==> lagoon: inputs <==
## milestone1
module milestone1 (
	input logic CLOCK_50_I,                    
	input logic resetn,
	input  logic            M1_en,
	output  logic            M1_end,
	output logic   [17:0]   SRAM_address,
	input  logic   [15:0]   SRAM_read_data,
	output logic   [15:0]   SRAM_write_data,
	output logic            SRAM_we_n
);
clock: 7.06 ns
lec_check: 0
cap_margin: 15
core_margin: 2
core_utilization: 72
cts_cluster_diameter: 398
cts_cluster_size: 95
place_density: 0.43
slew_margin: 20
run.sh (not shown) runs the stock make flow with config.mk's settings and CLKGATE_MAP_FILE=.
==> yarrow: changes against lagoon <==
--- a/flow/config.mk
+++ b/flow/config.mk
@@ -9,6 +9,4 @@
 export CORE_MARGIN = 2
-export CORE_UTILIZATION = 72
-export CTS_CLUSTER_DIAMETER = 398
-export CTS_CLUSTER_SIZE = 95
-export PLACE_DENSITY = 0.43
+export CORE_UTILIZATION = 65
+export MAX_ROUTING_LAYER = met4
 export SLEW_MARGIN = 20
==> flow/constraint.sdc (replaced) <==
create_clock -name core_clock -period 8.44 [get_ports {CLOCK_50_I}]
set_input_delay 1.6880 -clock core_clock [delete_from_list [all_inputs] [get_ports {CLOCK_50_I}]]
set_output_delay 1.6880 -clock core_clock [all_outputs]
set_load 0.01 [all_outputs]
==> quartz: changes against lagoon <==
==> flow/config.mk (replaced) <==
export PLATFORM = sky130hd
export DESIGN_NAME = milestone1
export DESIGN_NICKNAME = milestone1
export VERILOG_FILES = /design/flow/design.v
export SDC_FILE = /design/flow/constraint.sdc
export NUM_CORES = 4
export LEC_CHECK = 0
export CAP_MARGIN = 20
export CORE_MARGIN = 2
export CORE_UTILIZATION = 64
export SLEW_MARGIN = 20
==> flow/constraint.sdc (replaced) <==
create_clock -name core_clock -period 10.9 [get_ports {CLOCK_50_I}]
set_input_delay 2.1800 -clock core_clock [delete_from_list [all_inputs] [get_ports {CLOCK_50_I}]]
set_output_delay 2.1800 -clock core_clock [all_outputs]
set_load 0.01 [all_outputs]
==> amber: changes against lagoon <==
--- a/flow/config.mk
+++ b/flow/config.mk
@@ -9,6 +9,5 @@
 export CORE_MARGIN = 2
-export CORE_UTILIZATION = 72
-export CTS_CLUSTER_DIAMETER = 398
-export CTS_CLUSTER_SIZE = 95
-export PLACE_DENSITY = 0.43
-export SLEW_MARGIN = 20
+export CORE_UTILIZATION = 71
+export MAX_ROUTING_LAYER = met4
+export PLACE_DENSITY = 0.65
+export SLEW_MARGIN = 30
==> flow/constraint.sdc (replaced) <==
create_clock -name core_clock -period 9.9 [get_ports {CLOCK_50_I}]
set_input_delay 1.9800 -clock core_clock [delete_from_list [all_inputs] [get_ports {CLOCK_50_I}]]
set_output_delay 1.9800 -clock core_clock [all_outputs]
set_load 0.01 [all_outputs]
==> qor summary <==
Run status: yarrow did not finish; quartz timing/DRC/antenna clean; lagoon did not finish; amber finished with violations
Failing step: yarrow 5_1_grt; quartz -; lagoon 5_1_grt; amber -
Violated checks: yarrow -; quartz -; lagoon -; amber negative setup slack
Max-slew violation count: yarrow -; quartz 0; lagoon -; amber 0
Detail-routed via count per cell: yarrow -; quartz 6.449; lagoon -; amber 6.868
Rel. slew slack: yarrow -; quartz 19.74%; lagoon -; amber 23.00%
Comb area: yarrow -; quartz 43,230 um^2; lagoon -; amber 44,640 um^2
Placed Instances: yarrow 9,729; quartz 8,544; lagoon 9,839; amber 8,973
Sequential cell area in the final layout: yarrow -; quartz 15,410 um^2; lagoon -; amber 15,400 um^2
Fin. Hold Viols: yarrow -; quartz 0; lagoon -; amber 0
Worst Hold Path EP: yarrow -; quartz Y[8]; lagoon -; amber R[14]
Max-cap violations: yarrow -; quartz 0; lagoon -; amber 0
Final Non-Filler Cells: yarrow -; quartz 8,714; lagoon -; amber 9,190
Number of clock-tree buffers in the layout: yarrow -; quartz 98; lagoon -; amber 98
Final Routed Wirelength: yarrow -; quartz 198,600 um; lagoon -; amber 230,900 um
First-pass DRT Iterations: yarrow -; quartz 8; lagoon -; amber 17
Fill count: yarrow -; quartz 7,653; lagoon -; amber 4,841
Number of buffers created by CTS: yarrow 75; quartz 77; lagoon 10; amber 73
Worst r2r src: yarrow -; quartz state[4]; lagoon -; amber state[4]
Met3 wirelength from detailed routing: yarrow -; quartz 20,590 um; lagoon -; amber 30,200 um
Setup violators final: yarrow -; quartz 0; lagoon -; amber 9
Maximum clock skew at final layout: yarrow -; quartz 0.02964 ns; lagoon -; amber 0.05142 ns

==> v38: inputs <==
Starting RTL as in the previous note.
Settings: LEC_CHECK=0, ABC_AREA=1, CAP_MARGIN=10, CORE_MARGIN=2, CORE_UTILIZATION=68, CTS_CLUSTER_DIAMETER=156, CTS_CLUSTER_SIZE=29, MAX_ROUTING_LAYER=met4, SLEW_MARGIN=40; clock period 7.79 ns.
==> v29: changes against v38 <==
ABC_AREA = not set   (was 1)
CAP_MARGIN = 15   (was 10)
CORE_UTILIZATION = 65   (was 68)
CTS_CLUSTER_DIAMETER = not set   (was 156)
CTS_CLUSTER_SIZE = not set   (was 29)
SLEW_MARGIN = 20   (was 40)
==> flow/constraint.sdc (replaced) <==
create_clock -name core_clock -period 8.38 [get_ports {CLOCK_50_I}]
set_input_delay 1.6760 -clock core_clock [delete_from_list [all_inputs] [get_ports {CLOCK_50_I}]]
set_output_delay 1.6760 -clock core_clock [all_outputs]
set_load 0.01 [all_outputs]
==> notes <==
- In v38 the synthesized cell count is higher than in v29, by about 28%.
- In v38 the area after synthesis is larger than in v29, by about 6.6%.
- v38 failed in 5_1_grt. v29 ended with an error in 5_1_grt with ODB-0269.
- In v38 the die area is higher than in v29, by about 1.9%.
